`design/flow/run.sh`:
```
#!/bin/bash
# the make line also repeats each setting of config.mk as NAME=value (left out here)
make -C /OpenROAD-flow-scripts/flow DESIGN_CONFIG=/design/flow/config.mk WORK_HOME=/design/flow/orfs CLKGATE_MAP_FILE= finish
```
`design/flow/config.mk`:
```
export PLATFORM = sky130hd
export DESIGN_NAME = brain_m
export DESIGN_NICKNAME = brain_m
export VERILOG_FILES = /design/flow/design.v
export SDC_FILE = /design/flow/constraint.sdc
export NUM_CORES = 4
export LEC_CHECK = 0
export CAP_MARGIN = 20
export CELL_PAD_IN_SITES_GLOBAL_PLACEMENT = 0
export CORE_MARGIN = 2
export CORE_UTILIZATION = 72
export CTS_CLUSTER_DIAMETER = 353
export CTS_CLUSTER_SIZE = 24
export HOLD_SLACK_MARGIN = 0.28
export PLACE_DENSITY_LB_ADDON = 0.01
export SETUP_SLACK_MARGIN = 0.51
export SLEW_MARGIN = 25
```
`design/flow/constraint.sdc`:
```
create_clock -name core_clock -period 3.9 [get_ports {clk}]
set_input_delay 0.7800 -clock core_clock [delete_from_list [all_inputs] [get_ports {clk}]]
set_output_delay 0.7800 -clock core_clock [all_outputs]
set_load 0.01 [all_outputs]
```
`design/flow/design.v`:
```
`timescale 1ns / 1ps
module sensory_neuron( clk, rst, d, th, start, y);
	input clk, rst, start;
	input [6:0] d, th;
	output reg y;
	reg [1:0] state, nextstate;
	reg [6:0] dReg, dNext;
	reg yHold;
	always@(posedge clk)
		if (rst)
		begin
			state <= 2'b00;
			dReg <= 7'b0;
			yHold <= 1'b0;
		end
		else
		begin
			state <= nextstate;
			dReg <= dNext;
			yHold <= y;
		end
	always@(*)
	begin
		dNext = dReg;
		y = yHold;
		case (state)
			2'b00: 
				begin
				dNext = 7'b0;
				nextstate = (start)? 2'b01: 2'b00;
				y = 1'b0;
				end
			2'b01:
				begin 
				dNext = d;
				nextstate = 2'b10;
				y = 1'b0;
				end
			2'b10:
				if( dReg == th)
					nextstate = 2'b11;
				else
					nextstate = 2'b00;
			2'b11:
				begin
				y = 1'b1;
				nextstate = 2'b00;
				end
		endcase
	end
endmodule 
`timescale 1ns / 1ps
module direction_ganglion(clk, rst, distance, start, dir, colrcode, flat);
	input clk, rst, start, dir;
	input [99:0] distance;
	output reg colrcode;
	output reg [6:0] flat;
	localparam [25:0] WAIT_LIMIT = 26'd7;
	reg [3:0] state, nextstate;
	reg [25:0] cnt, cntNext;
	reg [6:0] ascnt, ascntNext, dscnt, dscntNext; 
	reg [99:0] dReg, dRegNext, prevReg, prevRegNext;
	reg colrHold;
	reg [6:0] flatHold;
	always @(posedge clk)
	if (rst)
	begin
		state <= 4'b0000;
		cnt <= 26'b0;
		ascnt <= 7'b0;
		dscnt <= 7'b0;
		dReg <= 100'b0;
		prevReg <= 100'b0;
		colrHold <= 1'b0;
		flatHold <= 7'b0;
	end
	else
	begin
		colrHold <= colrcode;
		flatHold <= flat;
		state <= nextstate;
		cnt <= cntNext;
		ascnt <= ascntNext;
		dscnt <= dscntNext;
		dReg <= dRegNext;
		prevReg <= prevRegNext;
	end
	always @(*)
	begin
		cntNext = cnt;
		ascntNext = ascnt;
		dscntNext = dscnt;
		dRegNext = dReg;
		prevRegNext = prevReg;
		colrcode = colrHold;
		flat = flatHold;
		case(state)
			4'b0000:
			begin
				cntNext = 26'b0;
				ascntNext = 7'b0;
				dscntNext = 7'b0;
				dRegNext = 100'b0;
				prevRegNext = 100'b0;
				nextstate= (start)? 4'b0001:4'b0000; 
			end
			4'b0001:
			begin
				dRegNext = distance;
				nextstate = 4'b0010;
			end
			4'b0010:
			begin
				cntNext = cnt + 1;
				if(cnt < WAIT_LIMIT)
					nextstate = 4'b0010;
				else
					nextstate = 4'b0011;
			end
			4'b0011:
			begin
				prevRegNext = dReg;
				dRegNext = distance;
				cntNext = 26'b0;
				nextstate = 4'b0100;
			end
			4'b0100:
			begin
				if	(prevReg > dReg)
					nextstate = 4'b0101;
				else if (prevReg < dReg)
					nextstate = 4'b0110;
				else
					nextstate = 4'b0010;
			end
			4'b0101:
			begin
				dscntNext = dscnt + 1;
				nextstate = (start)? 4'b0010:4'b0111;
			end
			4'b0110:
			begin
				ascntNext = ascnt + 1;
				nextstate = (start)? 4'b0010:4'b0111;
			end
			4'b0111:
				nextstate = (dir)? 4'b1000:4'b1001;
			4'b1000:
			begin
				flat = ascnt;
				colrcode = 1'b1;
				nextstate = 4'b0000;
			end
			4'b1001:
			begin
				flat = dscnt;
				colrcode = 1'b0;
				nextstate = 4'b0000;
			end
			default: 
			begin
				nextstate = 4'b0000;
				cntNext = 26'b0;
				ascntNext = 7'b0;
				dscntNext = 7'b0;
				dRegNext = 100'b0;
				prevRegNext = 100'b0;
				flat = 7'b0;
				colrcode = 1'b0;
			end
		endcase
	end
endmodule
`timescale 1ns / 1ps
module inter_neuron(clk, rst, flat, th, mode, shape_code, wAddr, wE);
	input clk, rst, mode;
	input [6:0] th, flat;
	output reg wE;
	output reg [11:0] shape_code;
	output reg [4:0] wAddr;
	reg [4:0] state, nextstate, wAddrNext;
	reg [6:0] fReg, fRegNext;
	reg [11:0] shape_codeNext;
	reg wEHold;
	always @(posedge clk)
	if (rst)
	begin
		state <= 5'b00000;
		fReg <= 7'b0;
		wAddr <= 5'b0;
		shape_code <= 12'b0;
		wEHold <= 1'b0;
	end
	else
	begin
		wEHold <= wE;
		state <= nextstate;
		fReg <= fRegNext;
		wAddr <= wAddrNext;
		shape_code <= shape_codeNext;
	end
	always @(*)
	begin
		fRegNext = fReg;
		wAddrNext = wAddr;
		shape_codeNext = shape_code;
		wE = wEHold;
		case(state)
		5'b00000:
		begin
			fRegNext = 7'b0;
			nextstate = (mode)? 5'b00000:5'b00001;
			wE = 1'b0;
		end
		5'b00001:
		begin
			fRegNext = flat;
			nextstate = 5'b00010;
			wE = 1'b0;
		end
		5'b00010:
			if (fReg == th)
				nextstate = 5'b00011;
			else
				nextstate = 5'b00000;
		5'b00011:
			case(th)
				7'b1100100: nextstate = 5'b00100;
				7'b1011111: nextstate = 5'b00101;
				7'b1011010: nextstate = 5'b00110;
				7'b1010101: nextstate = 5'b00111;
				7'b1010000: nextstate = 5'b01000;
				7'b1001011: nextstate = 5'b01001;
				7'b1000110: nextstate = 5'b01010;
				7'b1000001: nextstate = 5'b01011;
				7'b0111100: nextstate = 5'b01100;
				7'b0110111: nextstate = 5'b01101;
				7'b0110010: nextstate = 5'b01110;
				7'b0101101: nextstate = 5'b01111;
				7'b0101000: nextstate = 5'b10000;
				7'b0100011: nextstate = 5'b10001;
				7'b0011110: nextstate = 5'b10010;
				7'b0011001: nextstate = 5'b10011;
				7'b0010100: nextstate = 5'b10100;
				7'b0001111: nextstate = 5'b10101;
				7'b0001010: nextstate = 5'b10110;
				7'b0000101: nextstate = 5'b10111;
				default: nextstate = 5'b00011;
			endcase
		5'b00100:
		begin
			shape_codeNext = {fReg, 5'b00000};
			wAddrNext = 5'b00000;
			wE = 1'b1;
			nextstate = 5'b00011;
		end
		5'b00101:
		begin
			shape_codeNext = {fReg, 5'b00001};
			wAddrNext = 5'b00001;
			wE = 1'b1;
			nextstate = 5'b00011;
		end
		5'b00110:
		begin
			shape_codeNext = {fReg, 5'b00010};
			wAddrNext = 5'b00010;
			wE = 1'b1;
			nextstate = 5'b00011;
		end
		5'b00111:
		begin
			shape_codeNext = {fReg, 5'b00011};
			wAddrNext = 5'b00011;
			wE = 1'b1;
			nextstate = 5'b00011;
		end
		5'b01000:
		begin
			shape_codeNext = {fReg, 5'b00100};
			wAddrNext = 5'b00100;
			wE = 1'b1;
			nextstate = 5'b00011;
		end
		5'b01001:
		begin
			shape_codeNext = {fReg, 5'b00101};
			wAddrNext = 5'b00101;
			wE = 1'b1;
			nextstate = 5'b00011;
		end
		5'b01010:
		begin
			shape_codeNext = {fReg, 5'b00110};
			wAddrNext = 5'b00110;
			wE = 1'b1;
			nextstate = 5'b00011;
		end
		5'b01011:
		begin
			shape_codeNext = {fReg, 5'b00111};
			wAddrNext = 5'b00111;
			wE = 1'b1;
			nextstate = 5'b00011;
		end
		5'b01100:
		begin
			shape_codeNext = {fReg, 5'b01000};
			wAddrNext = 5'b01000;
			wE = 1'b1;
			nextstate = 5'b00011;
		end
		5'b01101:
		begin
			shape_codeNext = {fReg, 5'b01001};
			wAddrNext = 5'b01001;
			wE = 1'b1;
			nextstate = 5'b00011;
		end
		5'b01110:
		begin
			shape_codeNext = {fReg, 5'b01010};
			wAddrNext = 5'b01010;
			wE = 1'b1;
			nextstate = 5'b00011;
		end
		5'b01111:
		begin
			shape_codeNext = {fReg, 5'b01011};
			wAddrNext = 5'b01011;
			wE = 1'b1;
			nextstate = 5'b00011;
		end
		5'b10000:
		begin
			shape_codeNext = {fReg, 5'b01100};
			wAddrNext = 5'b01100;
			wE = 1'b1;
			nextstate = 5'b00011;
		end
		5'b10001:
		begin
			shape_codeNext = {fReg, 5'b01101};
			wAddrNext = 5'b01101;
			wE = 1'b1;
			nextstate = 5'b00011;
		end
		5'b10010:
		begin
			shape_codeNext = {fReg, 5'b01110};
			wAddrNext = 5'b01110;
			wE = 1'b1;
			nextstate = 5'b00011;
		end
		5'b10011:
		begin
			shape_codeNext = {fReg, 5'b01111};
			wAddrNext = 5'b01111;
			wE = 1'b1;
			nextstate = 5'b00011;
		end
		5'b10100:
		begin
			shape_codeNext = {fReg, 5'b10000};
			wAddrNext = 5'b10000;
			wE = 1'b1;
			nextstate = 5'b00011;
		end
		5'b10101:
		begin
			shape_codeNext = {fReg, 5'b10001};
			wAddrNext = 5'b10001;
			wE = 1'b1;
			nextstate = 5'b00011;
		end
		5'b10110:
		begin
			shape_codeNext = {fReg, 5'b10010};
			wAddrNext = 5'b10010;
			wE = 1'b1;
			nextstate = 5'b00011;
		end
		5'b10111:
		begin
			shape_codeNext = {fReg, 5'b10011};
			wAddrNext = 5'b10011;
			wE = 1'b1;
			nextstate = 5'b00011;
		end
		default: 
		begin
			nextstate = 5'b00000;
			shape_codeNext = shape_code;
			wAddrNext = wAddr;
			wE = 1'b0;
			fRegNext = fReg;
		end
	endcase
	end
endmodule
`timescale 1ns / 1ps
module memory_neuron(clk, rst, WE1, WE2, WE3, WE4, WE5, 
							WE6, WE7, WE8, WE9, WE10, WE11, 
							WE12, WE13, WE14, WE15, WE16, WE17, 
							WE18, WE19, WE20, wAddr1, wAddr2, wAddr3, 
							wAddr4, wAddr5, wAddr6, wAddr7, wAddr8, 
							wAddr9, wAddr10, wAddr11, wAddr12, wAddr13, 
							wAddr14, wAddr15, wAddr16, wAddr17, wAddr18, 
							wAddr19, wAddr20, wData1, wData2, wData3, wData4, 
							wData5, wData6, wData7, wData8, wData9, wData10, 
							wData11, wData12, wData13, wData14, wData15, wData16, 
							wData17, wData18, wData19, wData20, rAddr1, rAddr2, 
							rData1, rData2);
	input clk, rst, WE1, WE2, WE3, WE4, WE5, 
			WE6, WE7, WE8, WE9, WE10, WE11, 
			WE12, WE13, WE14, WE15, WE16, WE17, 
			WE18, WE19, WE20;
	input [4:0] wAddr1, wAddr2, wAddr3, wAddr4, wAddr5, 
					wAddr6, wAddr7, wAddr8, wAddr9, wAddr10, 
					wAddr11, wAddr12, wAddr13, wAddr14, wAddr15, 
					wAddr16, wAddr17, wAddr18, wAddr19, wAddr20, 
					rAddr1, rAddr2;
	input [11:0] wData1, wData2, wData3, wData4, wData5, wData6, 
					 wData7, wData8, wData9, wData10, wData11, wData12, 
					 wData13, wData14, wData15, wData16, wData17, wData18, 
					 wData19, wData20;
	output [11:0] rData1, rData2;
	reg [11:0] mem[31:0];
	integer i;
	always@(posedge clk)
		if(rst)
			for (i = 0; i < 32; i = i + 1)
				mem[i] <= 12'b0;
		else if(WE1)
			mem[wAddr1] <= wData1;
		else if(WE2)
			mem[wAddr2] <= wData2;
		else if(WE3)
			mem[wAddr3] <= wData3;
		else if(WE4)
			mem[wAddr4] <= wData4;
		else if(WE5)
			mem[wAddr5] <= wData5;
		else if(WE6)
			mem[wAddr6] <= wData6;
		else if(WE7)
			mem[wAddr7] <= wData7;
		else if(WE8)
			mem[wAddr8] <= wData8;
		else if(WE9)
			mem[wAddr9] <= wData9;
		else if(WE10)
			mem[wAddr10] <= wData10;
		else if(WE11)
			mem[wAddr11] <= wData11;
		else if(WE12)
			mem[wAddr12] <= wData12;
		else if(WE13)
			mem[wAddr13] <= wData13;
		else if(WE14)
			mem[wAddr14] <= wData14;
		else if(WE15)
			mem[wAddr15] <= wData15;
		else if(WE16)
			mem[wAddr16] <= wData16;
		else if(WE17)
			mem[wAddr17] <= wData17;
		else if(WE18)
			mem[wAddr18] <= wData18;
		else if(WE19)
			mem[wAddr19] <= wData19;
		else if(WE20)
			mem[wAddr20] <= wData20;
		else 
			mem[wAddr20 + 1] <= wData1;
	assign rData1 = mem[rAddr1];
	assign rData2 = mem[rAddr2];
endmodule
`timescale 1ns / 1ps
module intelligent_stimuli_comparison_unit(clk, rst, E, asc, dsc, mode, read1, read2, colr1, colr2, colr, oe, dot_m, r_Addr1, r_Addr2);
	input clk, rst, E, mode, colr1, colr2;
	input [6:0] asc, dsc;
	input [11:0] read1, read2;
	output reg colr, oe;
	output reg [4:0] dot_m, r_Addr1, r_Addr2;
	reg [4:0] state, nextstate,  r_Addr1Next,  r_Addr2Next;
	reg [7:0] ascReg, ascRegNext, dscReg, dscRegNext, 
				 remReg1, remReg1Next, remReg2, remReg2Next;
	reg [27:0] cnt, cntNext;
	reg colrHold, oeHold;
	reg [4:0] dot_mHold;
	localparam [27:0] HOLD_LIMIT = 28'd5;
	always @(posedge clk)
	if (rst)
	begin
		state <= 5'b00000;
		ascReg <= 8'b0;
		dscReg <= 8'b0;
		remReg1 <= 8'b0;
		remReg2 <= 8'b0;
		cnt <= 28'b0;
		r_Addr1 <= 5'b0;
		r_Addr2 <= 5'b0;
		colrHold <= 1'b0;
		oeHold <= 1'b0;
		dot_mHold <= 5'b0;
	end
	else
	begin
		colrHold <= colr;
		oeHold <= oe;
		dot_mHold <= dot_m;
		state <= nextstate;
		ascReg <= ascRegNext;
		dscReg <= dscRegNext;
		remReg1 <= remReg1Next;
		remReg2 <= remReg2Next;
		cnt <= cntNext;
		r_Addr1 <= r_Addr1Next;
		r_Addr2 <= r_Addr2Next;
	end
	always @(*)
	begin
		nextstate = state;
		ascRegNext = ascReg;
		dscRegNext = dscReg;
		remReg1Next = remReg1;
		remReg2Next = remReg2;
		cntNext = cnt;
		r_Addr1Next = r_Addr1;
		r_Addr2Next = r_Addr2;
		colr = colrHold;
		oe = oeHold;
		dot_m = dot_mHold;
		case(state)
			5'b00000:
			begin
				ascRegNext = 8'b0;
				dscRegNext = 8'b0;
				cntNext = 28'b0;
				remReg1Next = 8'b0;
				remReg2Next = 8'b0;
				nextstate = (mode)? 5'b00001: 5'b00000;
			end
			5'b00001:
			begin
				ascRegNext = {1'b0, asc[6:0]};  
				dscRegNext = {1'b0, dsc[6:0]};
				nextstate = (E)? 5'b00010:5'b00011;
			end
			5'b00010:
			begin
				r_Addr1Next = 5'b0;
				r_Addr2Next = 5'b0;
				nextstate = 5'b00100;
			end
			5'b00011:
			begin
				r_Addr1Next = 5'b10100;
				r_Addr2Next = 5'b10100;
				nextstate = 5'b10001;
			end
			5'b00100:
			begin
				remReg1Next = ascReg - {1'b0, read1[11:5]};
				remReg2Next = dscReg - {1'b0, read2[11:5]};
				if ( !(r_Addr1 < 5'b10100) && !(r_Addr2 < 5'b10100))
					nextstate = 5'b00000;
				else if ( !(r_Addr1 < 5'b10100) && (r_Addr2 < 5'b10100))
					nextstate = 5'b01011;
				else if (r_Addr1 < 5'b10100)
					nextstate = 5'b00101;
				else
				 nextstate = 5'b00100;
			end
			5'b00101:
			if (remReg1[7] == 1)
				nextstate = 5'b00110;
			else if (remReg1 == 8'b00000000)
				nextstate = 5'b01000;
			else if (remReg1 > 8'b00000000)
				nextstate = 5'b01001;
			else
				nextstate = 5'b00101;
			5'b00110:
			begin
				r_Addr1Next = r_Addr1 + 1;
				nextstate = 5'b00111;
			end
			5'b00111:
			if (r_Addr1 < 5'b10100)
				nextstate = 5'b00101;
			else if (!(r_Addr1 < 5'b10100))
				nextstate = 5'b01011;
			else
				nextstate = 5'b00111;
			5'b01000:
			begin
				colr = colr1;
				dot_m = read1[4:0];
				cntNext = cnt + 1;
				oe = 1'b1;
				if (cnt < HOLD_LIMIT)
					nextstate = 5'b01000;
				else if (!(cnt < HOLD_LIMIT))
					nextstate = 5'b01010;
			end
			5'b01001:
			begin
				ascRegNext = remReg1;
				nextstate = 5'b00010;
			end
			5'b01010:
			begin
				oe = 1'b0;
				cntNext = 28'b0;
				if (r_Addr1 < 5'b10100)
					nextstate = 5'b00101;
				else if (!(r_Addr1 < 5'b10100))
					nextstate = 5'b01011;
				else 
					nextstate = 5'b01010;
			end
			5'b01011:
			if (remReg2[7] == 1)
				nextstate = 5'b01100;
			else if (remReg2 == 8'b00000000)
				nextstate = 5'b01110;
			else if (remReg2 > 8'b00000000)
				nextstate = 5'b01111;
			else
				nextstate = 5'b01011;
			5'b01100:
			begin
				r_Addr2Next = r_Addr2 + 1;
				nextstate = 5'b01101;
			end
			5'b01101:
			if (r_Addr2 < 5'b10100)
				nextstate = 5'b01011;
			else if (!(r_Addr2 < 5'b10100))
				nextstate = 5'b00000;
			else
				nextstate = 5'b01101;
			5'b01110:
			begin
				colr = colr2;
				dot_m = read2[4:0];
				cntNext = cnt + 1;
				oe = 1'b1;
				if (cnt < HOLD_LIMIT)
					nextstate = 5'b01110;
				else if (!(cnt < HOLD_LIMIT))
					nextstate = 5'b10000;
				else
					nextstate = 5'b01110;
			end
			5'b01111:
			begin
				dscRegNext = remReg2;
				r_Addr2Next = 5'b00000;
				nextstate = 5'b00100;
			end
			5'b10000:
			begin
				oe = 1'b0;
				cntNext = 28'b0;
				if (r_Addr2 < 5'b10100)
					nextstate = 5'b01011;
				else if (!(r_Addr2 < 5'b10100))
					nextstate = 5'b00000;
				else
					nextstate = 5'b10000;
			end
			5'b10001:
			begin
				remReg1Next = ascReg - {1'b0, read1[11:5]};
				remReg2Next = dscReg - {1'b0, read2[11:5]};
				cntNext = 28'b0;
				oe = 1'b0;
				if ((r_Addr1 == 5'b00000) && (r_Addr2 == 5'b00000))
					nextstate = 5'b00000;
				else if ((r_Addr1 == 5'b00000) && !(r_Addr2 == 5'b00000))
					nextstate = 5'b10110;
				else if ( !(r_Addr1 == 5'b00000))
					nextstate = 5'b10010;
				else
					nextstate = 5'b10001;
			end
			5'b10010:
			if (remReg1[7] > 8'b00000000)
				nextstate = 5'b10100;
			else if (remReg1 == 8'b00000000)
				nextstate = 5'b10011;
			else
				nextstate = 5'b10010;
			5'b10011:
			begin
				colr = colr1;
				dot_m = read1[4:0];
				oe = 1'b1;
				cntNext = cnt + 1;
				if (cnt < HOLD_LIMIT)
					nextstate = 5'b10011;
				else if (!(cnt < HOLD_LIMIT))
					nextstate = 5'b10110;
				else
					nextstate = 5'b10011;
			end
			5'b10100:
			begin
				colr = colr1;
				dot_m = read1[4:0];
				oe = 1'b1;
				r_Addr1Next = r_Addr1 - 1;
				ascRegNext = remReg1;
				nextstate = 5'b10101;
			end
			5'b10101:
			begin
				cntNext = cnt + 1;
				if (cnt < HOLD_LIMIT)
					nextstate = 5'b10101;
				else if ( !(cnt < HOLD_LIMIT) && r_Addr1 != 8'b00000000)
					nextstate = 5'b10001;
				else if ( cnt < HOLD_LIMIT && r_Addr1 == 8'b00000000)
					nextstate = 5'b10110;
			end
			5'b10110:
			begin
				cntNext = 28'b0;
				oe = 1'b0;
				if (remReg2 == 8'b00000000)
					nextstate = 5'b11000;
				else if (remReg2 > 8'b00000000)
					nextstate = 5'b10111;
				else 
					nextstate = 5'b10110;
			end
			5'b10111:
			begin
				colr = colr2;
				dot_m = read2[4:0];
				oe = 1'b1;
				r_Addr2Next = r_Addr2 - 1;
				dscRegNext = remReg2;
				nextstate = 5'b10101;
			end
			5'b11000:
			begin
				colr = colr2;
				dot_m = read2[4:0];
				oe = 1'b1;
				cntNext = cnt + 1;
				if (cnt < HOLD_LIMIT)
					nextstate = 5'b11000;
				else if (!(cnt < HOLD_LIMIT))
					nextstate = 5'b00000;
				else
					nextstate = 5'b11000;
			end
			5'b11001:
			begin
				cntNext = cnt + 1;
				if (cnt < HOLD_LIMIT)
					nextstate = 5'b11001;
				else if ( !(cnt < HOLD_LIMIT) && r_Addr2 == 8'b00000000)
					nextstate = 5'b00000;
				else if ( !(cnt < HOLD_LIMIT) && r_Addr2 != 8'b00000000)
					nextstate = 5'b10110;
				else
					nextstate = 5'b11001;
			end
			default:
			begin
				ascRegNext = 8'b0;
				dscRegNext = 8'b0;
				cntNext = 28'b0;
				remReg1Next = 8'b0;
				remReg2Next = 8'b0;
				r_Addr1Next = 5'b0;
				r_Addr2Next = 5'b0;
				colr = 1'b0;
				dot_m = 5'b0;
				oe = 1'b0;
			end
		endcase
	end
endmodule
`timescale 1ns / 1ps
module brain_m(clk, rst, distance, mode, start, E, color, OE, shape);
	input clk, rst, mode, start, E;
	input [6:0] distance;
	output color, OE;
	output [4:0] shape;
	wire [99:0] W1;
	wire W2, W3, W8, W13, W14, 
		  W15, W16, W17, W18, W19, 
		  W20, W21, W22, W23, W24, 
		  W25, W26, W27, W28, W29, 
		  W30, W31;
	wire [6:0] W4, W5;
	wire [11:0] W6, W51, W52, W53, 
					W54, W55, W56, W57, 
					W58, W59, W60, W61, 
					W62, W63, W64, W65, 
					W66, W67, W68, W69, 
					W11, W12;
	wire [4:0] W7, W32, W33, W34, W35, 
				  W36, W37, W38, W39, W40, 
				  W41, W42, W43, W44, W45, 
				  W46, W47, W48, W49, W50, 
				  W9, W10;
	sensory_neuron s1(clk, rst, distance, 7'b0000010, start, W1[0]);
	sensory_neuron s2(clk, rst, distance, 7'b0000011, start, W1[1]);
	sensory_neuron s3(clk, rst, distance, 7'b0000100, start, W1[2]);
	sensory_neuron s4(clk, rst, distance, 7'b0000101, start, W1[3]);
	sensory_neuron s5(clk, rst, distance, 7'b0000110, start, W1[4]);
	sensory_neuron s6(clk, rst, distance, 7'b0000111, start, W1[5]);
	sensory_neuron s7(clk, rst, distance, 7'b0001000, start, W1[6]);
	sensory_neuron s8(clk, rst, distance, 7'b0001001, start, W1[7]);
	sensory_neuron s9(clk, rst, distance, 7'b0001010, start, W1[8]);
	sensory_neuron s10(clk, rst, distance, 7'b0001011, start, W1[9]);
	sensory_neuron s11(clk, rst, distance, 7'b0001100, start, W1[10]);
	sensory_neuron s12(clk, rst, distance, 7'b0001101, start, W1[11]);
	sensory_neuron s13(clk, rst, distance, 7'b0001110, start, W1[12]);
	sensory_neuron s14(clk, rst, distance, 7'b0001111, start, W1[13]);
	sensory_neuron s15(clk, rst, distance, 7'b0010000, start, W1[14]);
	sensory_neuron s16(clk, rst, distance, 7'b0010001, start, W1[15]);
	sensory_neuron s17(clk, rst, distance, 7'b0010010, start, W1[16]);
	sensory_neuron s18(clk, rst, distance, 7'b0010011, start, W1[17]);
	sensory_neuron s19(clk, rst, distance, 7'b0010100, start, W1[18]);
	sensory_neuron s20(clk, rst, distance, 7'b0010101, start, W1[19]);
	sensory_neuron s21(clk, rst, distance, 7'b0010110, start, W1[20]);
	sensory_neuron s22(clk, rst, distance, 7'b0010111, start, W1[21]);
	sensory_neuron s23(clk, rst, distance, 7'b0011000, start, W1[22]);
	sensory_neuron s24(clk, rst, distance, 7'b0011001, start, W1[23]);
	sensory_neuron s25(clk, rst, distance, 7'b0011010, start, W1[24]);
	sensory_neuron s26(clk, rst, distance, 7'b0011011, start, W1[25]);
	sensory_neuron s27(clk, rst, distance, 7'b0011100, start, W1[26]);
	sensory_neuron s28(clk, rst, distance, 7'b0011101, start, W1[27]);
	sensory_neuron s29(clk, rst, distance, 7'b0011110, start, W1[28]);
	sensory_neuron s30(clk, rst, distance, 7'b0011111, start, W1[29]);
	sensory_neuron s31(clk, rst, distance, 7'b0100000, start, W1[30]);
	sensory_neuron s32(clk, rst, distance, 7'b0100001, start, W1[31]);
	sensory_neuron s33(clk, rst, distance, 7'b0100010, start, W1[32]);
	sensory_neuron s34(clk, rst, distance, 7'b0100011, start, W1[33]);
	sensory_neuron s35(clk, rst, distance, 7'b0100100, start, W1[34]);
	sensory_neuron s36(clk, rst, distance, 7'b0100101, start, W1[35]);
	sensory_neuron s37(clk, rst, distance, 7'b0100110, start, W1[36]);
	sensory_neuron s38(clk, rst, distance, 7'b0100111, start, W1[37]);
	sensory_neuron s39(clk, rst, distance, 7'b0101000, start, W1[38]);
	sensory_neuron s40(clk, rst, distance, 7'b0101001, start, W1[39]);
	sensory_neuron s41(clk, rst, distance, 7'b0101010, start, W1[40]);
	sensory_neuron s42(clk, rst, distance, 7'b0101011, start, W1[41]);
	sensory_neuron s43(clk, rst, distance, 7'b0101100, start, W1[42]);
	sensory_neuron s44(clk, rst, distance, 7'b0101101, start, W1[43]);
	sensory_neuron s45(clk, rst, distance, 7'b0101110, start, W1[44]);
	sensory_neuron s46(clk, rst, distance, 7'b0101111, start, W1[45]);
	sensory_neuron s47(clk, rst, distance, 7'b0110000, start, W1[46]);
	sensory_neuron s48(clk, rst, distance, 7'b0110001, start, W1[47]);
	sensory_neuron s49(clk, rst, distance, 7'b0110010, start, W1[48]);
	sensory_neuron s50(clk, rst, distance, 7'b0110011, start, W1[49]);
	sensory_neuron s51(clk, rst, distance, 7'b0110100, start, W1[50]);
	sensory_neuron s52(clk, rst, distance, 7'b0110101, start, W1[51]);
	sensory_neuron s53(clk, rst, distance, 7'b0110110, start, W1[52]);
	sensory_neuron s54(clk, rst, distance, 7'b0110111, start, W1[53]);
	sensory_neuron s55(clk, rst, distance, 7'b0111000, start, W1[54]);
	sensory_neuron s56(clk, rst, distance, 7'b0111001, start, W1[55]);
	sensory_neuron s57(clk, rst, distance, 7'b0111010, start, W1[56]);
	sensory_neuron s58(clk, rst, distance, 7'b0111011, start, W1[57]);
	sensory_neuron s59(clk, rst, distance, 7'b0111100, start, W1[58]);
	sensory_neuron s60(clk, rst, distance, 7'b0111101, start, W1[59]);
	sensory_neuron s61(clk, rst, distance, 7'b0111110, start, W1[60]);
	sensory_neuron s62(clk, rst, distance, 7'b0111111, start, W1[61]);
	sensory_neuron s63(clk, rst, distance, 7'b1000000, start, W1[62]);
	sensory_neuron s64(clk, rst, distance, 7'b1000001, start, W1[63]);
	sensory_neuron s65(clk, rst, distance, 7'b1000010, start, W1[64]);
	sensory_neuron s66(clk, rst, distance, 7'b1000011, start, W1[65]);
	sensory_neuron s67(clk, rst, distance, 7'b1000100, start, W1[66]);
	sensory_neuron s68(clk, rst, distance, 7'b1000101, start, W1[67]);
	sensory_neuron s69(clk, rst, distance, 7'b1000110, start, W1[68]);
	sensory_neuron s70(clk, rst, distance, 7'b1000111, start, W1[69]);
	sensory_neuron s71(clk, rst, distance, 7'b1001000, start, W1[70]);
	sensory_neuron s72(clk, rst, distance, 7'b1001001, start, W1[71]);
	sensory_neuron s73(clk, rst, distance, 7'b1001010, start, W1[72]);
	sensory_neuron s74(clk, rst, distance, 7'b1001011, start, W1[73]);
	sensory_neuron s75(clk, rst, distance, 7'b1001100, start, W1[74]);
	sensory_neuron s76(clk, rst, distance, 7'b1001101, start, W1[75]);
	sensory_neuron s77(clk, rst, distance, 7'b1001110, start, W1[76]);
	sensory_neuron s78(clk, rst, distance, 7'b1001111, start, W1[77]);
	sensory_neuron s79(clk, rst, distance, 7'b1010000, start, W1[78]);
	sensory_neuron s80(clk, rst, distance, 7'b1010001, start, W1[79]);
	sensory_neuron s81(clk, rst, distance, 7'b1010010, start, W1[80]);
	sensory_neuron s82(clk, rst, distance, 7'b1010011, start, W1[81]);
	sensory_neuron s83(clk, rst, distance, 7'b1010100, start, W1[82]);
	sensory_neuron s84(clk, rst, distance, 7'b1010101, start, W1[83]);
	sensory_neuron s85(clk, rst, distance, 7'b1010110, start, W1[84]);
	sensory_neuron s86(clk, rst, distance, 7'b1010111, start, W1[85]);
	sensory_neuron s87(clk, rst, distance, 7'b1011000, start, W1[86]);
	sensory_neuron s88(clk, rst, distance, 7'b1011001, start, W1[87]);
	sensory_neuron s89(clk, rst, distance, 7'b1011010, start, W1[88]);
	sensory_neuron s90(clk, rst, distance, 7'b1011011, start, W1[89]);
	sensory_neuron s91(clk, rst, distance, 7'b1011100, start, W1[90]);
	sensory_neuron s92(clk, rst, distance, 7'b1011101, start, W1[91]);
	sensory_neuron s93(clk, rst, distance, 7'b1011110, start, W1[92]);
	sensory_neuron s94(clk, rst, distance, 7'b1011111, start, W1[93]);
	sensory_neuron s95(clk, rst, distance, 7'b1100000, start, W1[94]);
	sensory_neuron s96(clk, rst, distance, 7'b1100001, start, W1[95]);
	sensory_neuron s97(clk, rst, distance, 7'b1100010, start, W1[96]);
	sensory_neuron s98(clk, rst, distance, 7'b1100011, start, W1[97]);
	sensory_neuron s99(clk, rst, distance, 7'b1100100, start, W1[98]);
	sensory_neuron s100(clk, rst, distance, 7'b1100101, start, W1[99]);
	direction_ganglion d1(clk, rst, W1, start, 1'b1, W2, W4);
	direction_ganglion d2(clk, rst, W1, start, 1'b0, W3, W5);
	inter_neuron in1(clk, rst, W5, 7'b1100100, mode, W6, W7, W8);
	inter_neuron in2(clk, rst, W5, 7'b1011111, mode, W51, W32, W13);
	inter_neuron in3(clk, rst, W5, 7'b1011010, mode, W52, W33, W14);
	inter_neuron in4(clk, rst, W5, 7'b1010101, mode, W53, W34, W15);
	inter_neuron in5(clk, rst, W5, 7'b1010000, mode, W54, W35, W16);
	inter_neuron in6(clk, rst, W5, 7'b1001011, mode, W55, W36, W17);
	inter_neuron in7(clk, rst, W5, 7'b1000110, mode, W56, W37, W18);
	inter_neuron in8(clk, rst, W5, 7'b1000001, mode, W57, W38, W19);
	inter_neuron in9(clk, rst, W5, 7'b0111100, mode, W58, W39, W20);
	inter_neuron in10(clk, rst, W5, 7'b0110111, mode, W59, W40, W21);
	inter_neuron in11(clk, rst, W5, 7'b0110010, mode, W60, W41, W22);
	inter_neuron in12(clk, rst, W5, 7'b0101101, mode, W61, W42, W23);
	inter_neuron in13(clk, rst, W5, 7'b0101000, mode, W62, W43, W24);
	inter_neuron in14(clk, rst, W5, 7'b0100011, mode, W63, W44, W25);
	inter_neuron in15(clk, rst, W5, 7'b0011110, mode, W64, W45, W26);
	inter_neuron in16(clk, rst, W5, 7'b0011001, mode, W65, W46, W27);
	inter_neuron in17(clk, rst, W5, 7'b0010100, mode, W66, W47, W28);
	inter_neuron in18(clk, rst, W5, 7'b0001111, mode, W67, W48, W29);
	inter_neuron in19(clk, rst, W5, 7'b0001010, mode, W68, W49, W30);
	inter_neuron in20(clk, rst, W5, 7'b0000101, mode, W69, W50, W31);
	memory_neuron m(clk, rst, W8, W13, W14, W15, W16, W17, W18, W19, 
						W20, W21, W22, W23, W24, W25, W26, W27, W28, 
						W29, W30, W31, W7, W32, W33, W34, W35, W36, 
						W37, W38, W39, W40, W41, W42, W43, W44, W45, 
						W46, W47, W48, W49, W50, W6, W51, W52, W53, 
						W54, W55, W56, W57, W58, W59, W60, W61, W62, 
						W63, W64, W65, W66, W67, W68, W69, W9, W10, 
						W11, W12);
	intelligent_stimuli_comparison_unit iscu(clk, rst, E, W4, W5, mode, W11, W12, W2, W3, color, OE, shape, W9, W10);
endmodule
```
==> results of run 1 <==
==> repair_timing <==
item	in CTS	in global routing
buffers inserted	56	35
gates cloned	5	5
pin swaps	31	50
gates resized	82	98
setup endpoints to repair	175	296
==> metrics by stage <==
| step | worst slack (ns) | total power [mW] | util [%] | TNS [ns] | instance area, sq um |
|---|---|---|---|---|---|
| 2_1_floorplan | 0.369 | 31.7 | - | 0 | 107000 |
| 3_3_place_gp | 0.203 | 32.7 | 74.1 | 0 | 108000 |
| 3_5_place_dp | 0.166 | 32.9 | 74.1 | 0 | 108000 |
| 4_1_cts | 0.000681 | 46.3 | 76.8 | 0 | 112000 |
| 5_1_grt | -0.304 | 48.0 | 77.4 | -1.35 | 113000 |
| 6_report | -0.203 | 46.6 | 77.4 | -0.837 | 113000 |
==> metal layers <==
metal / share of wire [%] / track usage (%) / up-vias / wire length (um)
met4: 5.3 / 17.6 / 10 / 15000
met1: 38 / 46.8 / 40200 / 109000
met5: 0.025 / 0 / - / 71
li1: - / - / 38100 / -
met2: 47 / 59.0 / 4155 / 135000
met3: 9.0 / 5.71 / 977 / 25500
==> cell type report <==
type | instances | area (sq um) | share of cell area (%)
sequential | 2616 | 56200 | 49.7
multi-input combinational | 7294 | 46700 | 41.3
timing repair buffer | 321 | 3370 | 2.98
clock buffer | 144 | 3090 | 2.74
tap | 1917 | 2400 | 2.12
inverter | 299 | 1120 | 0.993
clock inverter | 5 | 85.1 | 0.0752
antenna | 12 | 30.0 | 0.0266
==> impl_metrics.env, run 1 <==
# physical design summary
export IMPL_final_fill_count=9834
export IMPL_biggest_combinational_cell_group_after_synthesis="simple AND/OR/NAND/NOR gates"
export IMPL_worst_setup_path_end_kind="flop"
export IMPL_final_period_utilization_pct=105
export IMPL_worst_clock_skew_on_the_final_layout_ns=0.0430
export IMPL_critical_path_max_fanout=17
export IMPL_crit_reg2reg_capture="iscu.remReg1[6]"
export IMPL_outcome="complete, but fails checks"
export IMPL_reg2reg_depth=20
export IMPL_synth_compound_gate_area_share_pct=15.6
export IMPL_power_top_consumer="registers"
export IMPL_r2r_slack_ns=-0.20
export IMPL_chipWidth_um=388
export IMPL_path_buffers=7
export IMPL_track_usage_pct=36.0
export IMPL_antenna_found_initial=14
export IMPL_numPortBuffers=18
export IMPL_globalRoute_totalOverflow=0
export IMPL_power_leakage_nw=40.4
export IMPL_cp_required_ns=4.54
export IMPL_place_congestion=1.04
export IMPL_wl_per_cell_um=22.6
export IMPL_tritoncts_num_sinks=2616
export IMPL_detailroute_via_count=83400
export IMPL_crit_family="multiplexers"
export IMPL_hold_crit_depth=1
export IMPL_part_of_the_total_power_dissipated_in_combinational_logic_pct=7.9
export IMPL_finalSetupViolations=9
export IMPL_clk_pin_slew_ns=0.11
export IMPL_fp_util_pct=72.7
export IMPL_path_common_cell="sky130_fd_sc_hd__buf_6"
export IMPL_startpoint_type="flop"
export IMPL_fp_coreArea_sq_um=146000
export IMPL_worstSetupPathType="flop to flop"
export IMPL_detail_route_iter0_violations=8836
export IMPL_clock_latency_ns=0.81
export IMPL_num_nets_final=10900
export IMPL_drt_pass1_iter_count=6
export IMPL_report_final_slew_viol_count=0
export IMPL_fin_crit_ns=4.10
export IMPL_postRouteAntennaNets=0
export IMPL_first_pass_grt_wire_length_mm=436
export IMPL_ys_async_sr_fraction_pct=0
export IMPL_max_cap_viol_count=0
export IMPL_edf_count=384
export IMPL_number_of_warnings_printed_during_yosys_synthesis=5
export IMPL_synthAdderAreaFrac_pct=2.74
export IMPL_log_warning_count=59
export IMPL_comb_cell_power_mw=3.69
export IMPL_ff_type="sky130_fd_sc_hd__dfxtp_1"
export IMPL_tritoncts_clock_tree="built"
export IMPL_timing_critical_path_slowest_stage_cell="sky130_fd_sc_hd__mux4_2"
export IMPL_drt_drc_violations_left=0
export IMPL_power_dissipated_by_switching_net_loads_mw=11.4
export IMPL_yosysTopAreaCell="sky130_fd_sc_hd__dfxtp_1"
export IMPL_power_switching_fraction_pct=24.5
export IMPL_synth_flops=2616
export IMPL_ys_sh_simple_pct=16.9
export IMPL_final_hpwl_from_detailed_placement_mm=181
export IMPL_path_cells="buf_12 > buf_12 > mux4_2 > mux4_2 > mux2i_2 > buf_4 > buf_6 > buf_6 > buf_6 > buf_6 > fa_2 > nand2_1 > nand2_1 > a21o_1 > a21oi_2 > nor2_1 > nor2_1 > xnor2_1 > a22oi_1 > nor2_1"
export IMPL_clock_buffer_count_from_cts=118
export IMPL_finalWorstSetupSlack_ns=-0.203
export IMPL_synthTopCellsByCount="sky130_fd_sc_hd__dfxtp_1, sky130_fd_sc_hd__a21oi_1, sky130_fd_sc_hd__nor2_1"
export IMPL_crit_end="iscu.remReg1[6]"
export IMPL_ctsLongestPathBuffers=3
export IMPL_internal_power_mw=35.2
export IMPL_clock_power_share_pct=29.9
export IMPL_top_area_share_pct=42.1
export IMPL_route_final_wire_length_mm=285
export IMPL_cell_area_after_synthesis_sq_um=106000
export IMPL_cp_num_cells=20
export IMPL_grt_start_max_net_pins=232
export IMPL_finalNonFillerCells=12600
export IMPL_rsz0062_at_grt="true"
export IMPL_critical_path_max_stage_delay_ns=0.61
export IMPL_synth_cells_yosys=10900
export IMPL_root_buffer_cell="sky130_fd_sc_hd__clkbuf_16"
export IMPL_irDropWorstVdd_mv=0.426
export IMPL_number_of_global_route_vias_before_repair=78900
export IMPL_min_path_type="flop to flop"
export IMPL_dpl_cell_count=12300
export IMPL_htree_levels=3
export IMPL_post_synth_num_cell_types=92
export IMPL_ys_seq_share_pct=52.9
export IMPL_sequentialPowerShare_pct=62.2
export IMPL_dieArea_sq_um=151000
export IMPL_critical_path_data_arrival_time_ns=4.74
export IMPL_num_rows=140
export IMPL_areaGrowthSynthToFinish_pct=6.47
export IMPL_pwr_group_sequential_mw=29.0
export IMPL_layout_failed_checks="negative setup slack"
export IMPL_tightestPinTransition_ns=1.08
export IMPL_clock_network_power_mw=13.9
export IMPL_synth_dominant_cell_count="sky130_fd_sc_hd__dfxtp_1"
export IMPL_postCtsHoldBufs=0
export IMPL_synthCells=10900
export IMPL_synth_yosys_chip_area_sq_um=106000
export IMPL_slew_headroom_pct=27.9
export IMPL_synth_avg_cell_area_sq_um=9.73
export IMPL_yosys_area_share_xor_xnor_pct=0.651
export IMPL_worst_hold_path_endpoint="s23.state[2]"
export IMPL_finalHoldViolCount=0
export IMPL_post_synth_mux_area_share_pct=6.78
export IMPL_pin_count=19
export IMPL_worstHoldStart="s23.state[0]"
export IMPL_fin_hold_ws_ns=0.448
export IMPL_power_density_nw_per_um2=412
export IMPL_synth_top_cells_by_area="sky130_fd_sc_hd__dfxtp_1, sky130_fd_sc_hd__edfxtp_1, sky130_fd_sc_hd__a21oi_1"
export IMPL_chipHeight_um=388
export IMPL_maxClockFrequency_ghz=0.244
export IMPL_drt_vias_per_instance=6.62
==> run 2, diff against run 1 <==
Settings changed: CELL_PAD_IN_SITES_GLOBAL_PLACEMENT 0 to unset, CORE_UTILIZATION 72 to 60, CTS_CLUSTER_DIAMETER 353 to unset, CTS_CLUSTER_SIZE 24 to unset, HOLD_SLACK_MARGIN 0.28 to unset, PLACE_DENSITY_LB_ADDON 0.01 to unset, SETUP_SLACK_MARGIN 0.51 to 1.8, SLEW_MARGIN 25 to 20.
Clock period 3.9 ns to 6.91 ns, I/O delays scaled along.
==> run 2 against run 1 <==
Compared with the run above:
- now clean on timing, DRC and antenna
- clock skew shrank 0.018 ns
- sequential power fell by 44%
- power fell by 28%
- synthesized area stayed put
- sequential cell count did not move
- non-clock buffer count down 207
- sequential share of layout area decreased by 1.8 points
- global-route usage decreased by 5.7 points
- worst hold slack lost 0.011 ns
- clock power grew 9%
- largest cell class unchanged
==> impl_metrics.env, run 2 <==
# physical design summary
export IMPL_outcome="no timing/DRC/antenna violations"
export IMPL_num_nets_final=10900
export IMPL_crit_reg2reg_capture="m.mem[10][4]"
export IMPL_drt_drc_violations_left=0
export IMPL_chipHeight_um=425
export IMPL_worstSetupPathType="flop to output port"
export IMPL_hold_crit_depth=1
export IMPL_pwr_group_sequential_mw=16.3
export IMPL_power_leakage_nw=42.2
export IMPL_tightestPinTransition_ns=1.20
export IMPL_globalRoute_totalOverflow=0
export IMPL_critical_path_data_arrival_time_ns=3.64
export IMPL_finalNonFillerCells=13200
export IMPL_power_dissipated_by_switching_net_loads_mw=7.64
export IMPL_wl_per_cell_um=21.2
export IMPL_clock_latency_ns=0.93
export IMPL_worst_clock_skew_on_the_final_layout_ns=0.0249
export IMPL_place_worst_setup_slack_ns=1.04
export IMPL_source_of_the_worst_register_to_register_timing_path="in1.state[1]"
export IMPL_yosysTopAreaCell="sky130_fd_sc_hd__dfxtp_1"
export IMPL_first_pass_grt_wire_length_mm=437
export IMPL_maxClockFrequency_ghz=0.199
export IMPL_internal_power_mw=25.8
export IMPL_top_area_share_pct=42.1
export IMPL_comb_cell_power_mw=1.91
export IMPL_placedInstanceArea_sq_um=107000
export IMPL_clock_network_power_mw=15.2
export IMPL_critical_path_max_fanout=6
export IMPL_route_final_wire_length_mm=279
export IMPL_clk_pin_slew_ns=0.06
export IMPL_clock_power_share_pct=45.4
export IMPL_track_usage_pct=30.3
export IMPL_part_of_the_total_power_dissipated_in_combinational_logic_pct=5.7
export IMPL_slew_headroom_pct=20.2
export IMPL_synth_compound_gate_area_share_pct=15.6
export IMPL_worst_hold_path_endpoint="s89.state[2]"
export IMPL_edf_count=384
export IMPL_synthCells=10900
export IMPL_finalWorstSetupSlack_ns=1.88
export IMPL_fp_coreArea_sq_um=176000
export IMPL_finalSetupViolations=0
export IMPL_crit_path_start="iscu.state[8]"
export IMPL_finalInstanceArea_sq_um=117000
export IMPL_final_period_utilization_pct=72.7
export IMPL_layout_core_utilization_pct=66.6
export IMPL_areaGrowthSynthToFinish_pct=10.4
export IMPL_htree_levels=5
export IMPL_fin_hold_ws_ns=0.438
export IMPL_yosys_area_share_xor_xnor_pct=0.651
export IMPL_power_switching_fraction_pct=22.9
export IMPL_cp_required_ns=5.53
export IMPL_synth_dominant_cell_count="sky130_fd_sc_hd__dfxtp_1"
export IMPL_fin_crit_ns=5.03
export IMPL_path_buffers=1
export IMPL_synthTopCellsByCount="sky130_fd_sc_hd__dfxtp_1, sky130_fd_sc_hd__a21oi_1, sky130_fd_sc_hd__nor2_1"
export IMPL_post_synth_mux_area_share_pct=6.78
export IMPL_timing_critical_path_slowest_stage_cell="sky130_fd_sc_hd__or3b_2"
export IMPL_synth_cells_yosys=10900
export IMPL_numPortBuffers=18
export IMPL_total_power_mw=33.4
export IMPL_synth_yosys_chip_area_sq_um=106000
export IMPL_r2r_slack_ns=2.22
export IMPL_detailroute_via_count=80800
export IMPL_reg2reg_depth=9
export IMPL_tritoncts_num_sinks=2616
export IMPL_ctsLongestPathBuffers=4
export IMPL_report_final_slew_viol_count=0
export IMPL_synth_top_cells_by_area="sky130_fd_sc_hd__dfxtp_1, sky130_fd_sc_hd__edfxtp_1, sky130_fd_sc_hd__a21oi_1"
export IMPL_dpl_cell_count=12600
export IMPL_biggest_combinational_cell_group_after_synthesis="simple AND/OR/NAND/NOR gates"
export IMPL_ff_type="sky130_fd_sc_hd__dfxtp_1"
export IMPL_num_rows=154
export IMPL_critical_path_max_stage_delay_ns=0.60
export IMPL_crit_end="shape[3]"
export IMPL_tritoncts_clock_tree="built"
export IMPL_sequentialPowerShare_pct=48.9
export IMPL_max_cap_viol_count=0
export IMPL_path_cells="nor4_1 > nand3_1 > or3_1 > or3b_2 > nand2_1 > o221ai_1 > clkdlybuf4s50_1"
export IMPL_cell_area_after_synthesis_sq_um=106000
export IMPL_worst_setup_path_end_kind="output port"
export IMPL_ys_seq_share_pct=52.9
export IMPL_drt_pass1_iter_count=7
export IMPL_irDropWorstVdd_mv=0.264
export IMPL_ys_async_sr_fraction_pct=0
export IMPL_chipWidth_um=425
export IMPL_final_hpwl_from_detailed_placement_mm=175
export IMPL_fp_util_pct=60.4
export IMPL_clock_buffer_count_from_cts=287
export IMPL_drt_vias_per_instance=6.14
export IMPL_startpoint_type="flop"
export IMPL_post_synth_num_cell_types=92
export IMPL_antenna_found_initial=7
export IMPL_grt_start_max_net_pins=226
export IMPL_synth_avg_cell_area_sq_um=9.73
export IMPL_pin_count=19
export IMPL_number_of_global_route_vias_before_repair=76900
export IMPL_crit_family="simple AND/OR/NAND/NOR gates"
export IMPL_place_congestion=0.911
export IMPL_synthAdderAreaFrac_pct=2.74
export IMPL_detail_route_iter0_violations=8029
export IMPL_finalHoldViolCount=0
export IMPL_log_warning_count=48
export IMPL_dieArea_sq_um=180000
export IMPL_worstHoldStart="s89.state[0]"
export IMPL_number_of_warnings_printed_during_yosys_synthesis=5
export IMPL_ys_sh_simple_pct=16.9
export IMPL_power_density_nw_per_um2=285
export IMPL_total_negative_setup_slack_ns=0
export IMPL_root_buffer_cell="sky130_fd_sc_hd__clkbuf_16"
export IMPL_cp_num_cells=7
export IMPL_power_top_consumer="registers"
export IMPL_postRouteAntennaNets=0
export IMPL_rsz0062_at_grt="false"
export IMPL_synth_flops=2616
export IMPL_min_path_type="flop to flop"
## run 2: timing repair
| item | CTS | global route |
|---|---|---|
| endpoints found under the setup margin | 6 | 44 |
| resized | 11 | 9 |
| hold endpoints to repair | 0 | 0 |
| hold buffers | 0 | 0 |
| cloned | 3 | 2 |
| setup buffers | 11 | 2 |
## run 2: cell type report
class,instances,area (sq um)
fillers,13900,58700
flip-flops and latches,2616,56200
multi-input cells,7292,46300
clock buffers,407,8400
well taps,2340,2930
repair buffers,114,1340
inverters,299,1120
clock inverters,81,933
diodes,2,5.00
## run 2: routing by layer
layer,up-vias,GRT usage (%),wire length [um]
met5,-,0,41
met4,6,9.46,7830
met3,532,4.50,18800
met2,2581,48.0,128000
met1,39400,42.9,124000
li1,38200,-,-
==> run 3, diff against run 2 <==
Settings changed: CORE_UTILIZATION 60 to 11, PLACE_DENSITY set to 0.6, SETUP_SLACK_MARGIN 1.8 to unset.
Clock period 6.91 ns to 10.5 ns, I/O delays scaled along.
==> run 3 against run 2 <==
Compared with the run above:
- still clean
- count of clock-buffer cells in the layout decreased by 108
- clock power decreased by about 40%
- die area increased to 5.4 times the previous value
- synthesized cell count unchanged
- routed wire length increased by 0.34%
- sequential power decreased by 34%
- critical path depth decreased by 1
- power decreased by 37%
- sequential share of layout area decreased by 4.2 points
- clock skew increased by 0.041 ns
- synthesized area unchanged
- final cell count increased by 79%
- critical path type unchanged
- largest cell class unchanged
- largest power group unchanged
==> impl_metrics.env, run 3 <==
# physical design summary
export IMPL_power_dissipated_by_switching_net_loads_mw=5.01
export IMPL_ctsLongestPathBuffers=4
export IMPL_biggest_combinational_cell_group_after_synthesis="simple AND/OR/NAND/NOR gates"
export IMPL_grt_start_max_net_pins=207
export IMPL_synth_compound_gate_area_share_pct=15.6
export IMPL_finalHoldViolCount=0
export IMPL_clock_network_power_mw=9.10
export IMPL_cp_required_ns=8.40
export IMPL_postCtsHoldBufs=0
export IMPL_worst_hold_path_endpoint="s77.state[2]"
export IMPL_worst_clock_skew_on_the_final_layout_ns=0.0659
export IMPL_detailroute_via_count=80000
export IMPL_synth_avg_cell_area_sq_um=9.73
export IMPL_irDropWorstVdd_mv=0.149
export IMPL_detail_route_iter0_violations=6640
export IMPL_path_buffers=2
export IMPL_synth_dominant_cell_count="sky130_fd_sc_hd__dfxtp_1"
export IMPL_synthTopCellsByCount="sky130_fd_sc_hd__dfxtp_1, sky130_fd_sc_hd__a21oi_1, sky130_fd_sc_hd__nor2_1"
export IMPL_place_congestion=0.829
export IMPL_post_cts_resized_instances=0
export IMPL_tightestPinTransition_ns=1.12
export IMPL_comb_cell_power_mw=1.27
export IMPL_synthAdderAreaFrac_pct=2.74
export IMPL_startpoint_type="flop"
export IMPL_ys_seq_share_pct=52.9
export IMPL_pwr_group_sequential_mw=10.7
export IMPL_globalRouteMet3Util_pct=1.03
export IMPL_edf_count=384
export IMPL_drt_drc_violations_left=0
export IMPL_post_synth_num_cell_types=92
export IMPL_synth_flops=2616
export IMPL_globalRoute_totalOverflow=0
export IMPL_crit_reg2reg_capture="m.mem[10][3]"
export IMPL_final_fill_count=108000
export IMPL_rsz0062_at_grt="false"
export IMPL_layout_core_utilization_pct=13.4
export IMPL_post_synth_mux_area_share_pct=6.78
export IMPL_finalSetupViolations=0
export IMPL_ff_type="sky130_fd_sc_hd__dfxtp_1"
export IMPL_timing_critical_path_slowest_stage_cell="sky130_fd_sc_hd__dfxtp_4"
export IMPL_hold_crit_depth=1
export IMPL_worstHoldStart="s77.state[0]"
export IMPL_clock_power_share_pct=43.1
export IMPL_areaGrowthSynthToFinish_pct=21.1
export IMPL_antenna_found_initial=9
export IMPL_log_warning_count=43
export IMPL_route_final_wire_length_mm=280
export IMPL_numPortBuffers=18
export IMPL_part_of_the_total_power_dissipated_in_combinational_logic_pct=6.0
export IMPL_root_buffer_cell="sky130_fd_sc_hd__clkbuf_16"
export IMPL_power_top_consumer="registers"
export IMPL_fp_util_pct=11.0
export IMPL_clock_buffer_count_from_cts=230
export IMPL_num_rows=360
export IMPL_ys_async_sr_fraction_pct=0
export IMPL_sequentialPowerShare_pct=50.9
export IMPL_regArea_sq_um=56200
export IMPL_yosysTopAreaCell="sky130_fd_sc_hd__dfxtp_1"
export IMPL_synthCells=10900
export IMPL_chipWidth_um=987
export IMPL_power_leakage_nw=41.3
export IMPL_reg2reg_depth=9
export IMPL_yosys_area_share_xor_xnor_pct=0.651
export IMPL_top_area_share_pct=42.1
export IMPL_final_period_utilization_pct=64.2
export IMPL_pin_count=19
export IMPL_wl_per_cell_um=11.9
export IMPL_internal_power_mw=16.1
export IMPL_tritoncts_clock_tree="built"
export IMPL_clk_pin_slew_ns=0.07
export IMPL_multi_input_comb_area_sq_um=46200
export IMPL_path_common_cell="sky130_fd_sc_hd__mux4_2"
export IMPL_synth_top_cells_by_area="sky130_fd_sc_hd__dfxtp_1, sky130_fd_sc_hd__edfxtp_1, sky130_fd_sc_hd__a21oi_1"
export IMPL_outcome="no timing/DRC/antenna violations"
export IMPL_min_path_type="flop to flop"
export IMPL_worst_setup_path_end_kind="output port"
export IMPL_path_cells="buf_4 > mux4_2 > mux4_2 > mux2i_1 > o221ai_1 > clkdlybuf4s50_1"
export IMPL_tritoncts_num_sinks=2616
export IMPL_worstSetupPathType="flop to output port"
export IMPL_cp_num_cells=6
export IMPL_slew_headroom_pct=25.4
export IMPL_r2r_slack_ns=5.27
export IMPL_max_cap_viol_count=0
export IMPL_source_of_the_worst_register_to_register_timing_path="in1.state[2]"
export IMPL_drt_vias_per_instance=3.39
export IMPL_track_usage_pct=5.44
export IMPL_gr_busiest_metal="met2"
export IMPL_fin_crit_ns=6.74
export IMPL_critical_path_max_stage_delay_ns=0.81
export IMPL_drt_pass1_iter_count=8
export IMPL_fp_coreArea_sq_um=962000
export IMPL_first_pass_grt_wire_length_mm=439
export IMPL_critical_path_data_arrival_time_ns=4.64
export IMPL_chipHeight_um=987
export IMPL_total_negative_setup_slack_ns=0
export IMPL_postRouteAntennaNets=0
export IMPL_number_of_warnings_printed_during_yosys_synthesis=5
export IMPL_critical_path_max_fanout=39
export IMPL_dieArea_sq_um=973000
export IMPL_num_nets_final=10800
export IMPL_htree_levels=4
export IMPL_power_density_nw_per_um2=164
export IMPL_synth_yosys_chip_area_sq_um=106000
export IMPL_global_route_met1_usage_pct=7.47
export IMPL_crit_family="buffers and inverters"
export IMPL_final_hpwl_from_detailed_placement_mm=173
export IMPL_post_cts_setup_buffer_count=0
export IMPL_maxClockFrequency_ghz=0.148
export IMPL_clock_latency_ns=0.91
export IMPL_power_switching_fraction_pct=23.8
export IMPL_synth_cells_yosys=10900
export IMPL_cell_area_after_synthesis_sq_um=106000
export IMPL_number_of_global_route_vias_before_repair=77400
export IMPL_ys_sh_simple_pct=16.9
export IMPL_report_final_slew_viol_count=0
export IMPL_use_met2_pct=8.74
export IMPL_crit_end="shape[0]"
-- run 3: metal layers --
| layer | vias up | wire length [um] |
|---|---|---|
| met3 | 499 | 18900 |
| li1 | 38100 | - |
| met2 | 2349 | 125000 |
| met1 | 39100 | 129000 |
| met4 | 0 | 7210 |
| met5 | - | 0 |
-- run 3: area by class of cell --
cell class                      count  area share, %
Tap cell                        12900           12.5
Sequential cell                  2616           43.7
Clock inverter                    126           1.22
Clock buffer                      299           5.04
Inverter                          299          0.873
Timing Repair Buffer               99          0.683
Multi-Input combinational cell   7292           36.0
Antenna cell                        2        0.00389
-- run 3: per-stage QoR --
step                hold slack (ns)  total power [mW]  setup slack (ns)  instance area, sq um  instances
CTS                           0.404              21.3              3.58                129000      23600
floorplan                     0.419              11.8              5.65                107000      11100
detailed placement            0.430              12.2              3.54                121000      23200
global route                  0.413              21.9              3.43                129000      23600
finish                        0.392              21.1              3.76                129000      23600
global placement              0.424              12.2              3.58                121000      23200
==> run 4, diff against run 3 <==
Settings changed: CORE_UTILIZATION 11 to 43.
Clock period 10.5 ns to 4.31 ns, I/O delays scaled along.
==> run 4 against run 3 <==
Compared with the run above:
- count of clock-buffer cells in the layout up 105
- critical path depth unchanged
- final cell count down 40%
- sequential cell count unchanged
- combinational power up 140%
- synthesized cell count unchanged
- first-iteration DRC count up 13%
- routed wire length up 1.0%
- via count up 1.5%
- core utilization up 35 points
- non-clock buffer count up 123
==> impl_metrics.env, run 4 <==
# physical design summary
export IMPL_yosysTopAreaCell="sky130_fd_sc_hd__dfxtp_1"
export IMPL_track_usage_pct=21.9
export IMPL_finalWorstSetupSlack_ns=0.0592
export IMPL_timing_critical_path_slowest_stage_cell="sky130_fd_sc_hd__or4_1"
export IMPL_irDropWorstVdd_mv=0.373
export IMPL_fin_hold_ws_ns=0.336
export IMPL_chipHeight_um=501
export IMPL_detail_route_iter0_violations=7521
export IMPL_synth_top_cells_by_area="sky130_fd_sc_hd__dfxtp_1, sky130_fd_sc_hd__edfxtp_1, sky130_fd_sc_hd__a21oi_1"
export IMPL_final_hpwl_from_detailed_placement_mm=182
export IMPL_critical_path_data_arrival_time_ns=3.39
export IMPL_critical_path_max_fanout=6
export IMPL_post_synth_num_cell_types=92
export IMPL_clock_latency_ns=0.94
export IMPL_log_warning_count=43
export IMPL_tightestPinTransition_ns=1.08
export IMPL_number_of_global_route_vias_before_repair=78400
export IMPL_global_route_met1_usage_pct=30.3
export IMPL_num_nets_final=11000
export IMPL_cell_area_after_synthesis_sq_um=106000
export IMPL_rsz0062_at_grt="true"
export IMPL_post_synth_mux_area_share_pct=6.78
export IMPL_synth_flops=2616
export IMPL_maxClockFrequency_ghz=0.235
export IMPL_startpoint_type="flop"
export IMPL_outcome="no timing/DRC/antenna violations"
export IMPL_final_period_utilization_pct=98.6
export IMPL_final_fill_count=22200
export IMPL_crit_reg2reg_capture="iscu.remReg2[7]"
export IMPL_num_rows=182
export IMPL_tritoncts_num_sinks=2616
export IMPL_first_pass_grt_wire_length_mm=443
export IMPL_globalRoute_totalOverflow=0
export IMPL_numPortBuffers=18
export IMPL_total_negative_setup_slack_ns=0
export IMPL_antenna_found_initial=7
export IMPL_wl_per_cell_um=20.0
export IMPL_edf_count=384
export IMPL_min_path_type="input port to flop"
export IMPL_layout_core_utilization_pct=48.5
export IMPL_drt_pass1_iter_count=6
export IMPL_report_final_slew_viol_count=0
export IMPL_crit_family="simple AND/OR/NAND/NOR gates"
export IMPL_clk_pin_slew_ns=0.06
export IMPL_internal_power_mw=41.1
export IMPL_synthCells=10900
export IMPL_drt_drc_violations_left=0
export IMPL_hold_crit_depth=3
export IMPL_power_dissipated_by_switching_net_loads_mw=12.4
export IMPL_worstSetupPathType="flop to output port"
export IMPL_path_buffers=1
export IMPL_max_cap_viol_count=0
export IMPL_place_worst_setup_slack_ns=0.201
export IMPL_ys_seq_share_pct=52.9
export IMPL_power_switching_fraction_pct=23.2
export IMPL_worstHoldStart="distance[1]"
export IMPL_synth_avg_cell_area_sq_um=9.73
export IMPL_ys_async_sr_fraction_pct=0
export IMPL_ctsLongestPathBuffers=4
export IMPL_grt_start_max_net_pins=188
export IMPL_finalNonFillerCells=14100
export IMPL_postRouteAntennaNets=0
export IMPL_ys_sh_simple_pct=16.9
export IMPL_fin_crit_ns=4.25
export IMPL_total_power_mw=53.6
export IMPL_power_leakage_nw=42.8
export IMPL_clock_power_share_pct=45.3
export IMPL_drt_vias_per_instance=5.74
export IMPL_crit_path_start="iscu.state[16]"
export IMPL_fp_util_pct=43.2
export IMPL_number_of_warnings_printed_during_yosys_synthesis=5
export IMPL_placedInstanceArea_sq_um=110000
export IMPL_ff_type="sky130_fd_sc_hd__dfxtp_1"
export IMPL_synth_cells_yosys=10900
export IMPL_pin_count=19
export IMPL_postCtsHoldBufs=0
export IMPL_worst_clock_skew_on_the_final_layout_ns=0.0865
export IMPL_areaGrowthSynthToFinish_pct=12.3
export IMPL_tritoncts_clock_tree="built"
export IMPL_crit_end="color"
export IMPL_synth_compound_gate_area_share_pct=15.6
export IMPL_path_cells="or4_1 > or3_1 > or3b_4 > nand2_1 > o221ai_2 > dlygate4sd2_1"
export IMPL_worst_hold_path_endpoint="s40.dReg[1]"
export IMPL_part_of_the_total_power_dissipated_in_combinational_logic_pct=5.8
export IMPL_gr_busiest_metal="met2"
export IMPL_clock_network_power_mw=24.3
export IMPL_power_top_consumer="registers"
export IMPL_cp_num_cells=6
export IMPL_htree_levels=5
export IMPL_worst_setup_path_end_kind="output port"
export IMPL_pwr_group_sequential_mw=26.2
export IMPL_clock_buffer_count_from_cts=295
export IMPL_finalInstanceArea_sq_um=119000
export IMPL_dieArea_sq_um=251000
export IMPL_globalRouteMet3Util_pct=3.10
export IMPL_slew_headroom_pct=28.0
export IMPL_chipWidth_um=501
export IMPL_fp_coreArea_sq_um=246000
export IMPL_r2r_slack_ns=0.22
export IMPL_finalSetupViolations=0
export IMPL_place_congestion=0.921
export IMPL_cp_required_ns=3.45
export IMPL_finalHoldViolCount=0
export IMPL_synth_yosys_chip_area_sq_um=106000
export IMPL_biggest_combinational_cell_group_after_synthesis="simple AND/OR/NAND/NOR gates"
export IMPL_root_buffer_cell="sky130_fd_sc_hd__clkbuf_16"
export IMPL_comb_cell_power_mw=3.09
export IMPL_reg2reg_depth=16
export IMPL_dpl_cell_count=13600
export IMPL_synthTopCellsByCount="sky130_fd_sc_hd__dfxtp_1, sky130_fd_sc_hd__a21oi_1, sky130_fd_sc_hd__nor2_1"
export IMPL_sequentialPowerShare_pct=48.9
export IMPL_detailroute_via_count=81200
export IMPL_top_area_share_pct=42.1
export IMPL_yosys_area_share_xor_xnor_pct=0.651
export IMPL_critical_path_max_stage_delay_ns=0.57
export IMPL_power_density_nw_per_um2=449
export IMPL_synth_dominant_cell_count="sky130_fd_sc_hd__dfxtp_1"
export IMPL_use_met2_pct=35.5
export IMPL_route_final_wire_length_mm=282
export IMPL_synthAdderAreaFrac_pct=2.74
## run 4: cell type report
class	count	area, sq um	share of cell area [%]
inverters	299	1120	0.941
clock inverters	91	976	0.818
multi-input cells	7292	46300	38.8
well taps	3220	4030	3.38
flip-flops and latches	2616	56200	47.1
diodes	1	2.50	0.00210
repair buffers	222	2310	1.94
clock buffers	404	8320	6.97
## run 4: metal layers
metal | wire length [um] | share of wire [%]
met2 | 131000 | 46
met1 | 127000 | 45
met5 | 13 | 0.0046
met4 | 7300 | 2.6
met3 | 16900 | 6.0
## run 4: what timing repair did
item,CTS,global route
gates cloned,1,2
endpoints found under the hold margin,0,0
gates resized,15,6
pin swaps,0,1
buffers inserted,6,3
endpoints found under the setup margin,7,7
Power is estimated from default activity; no workload was simulated.
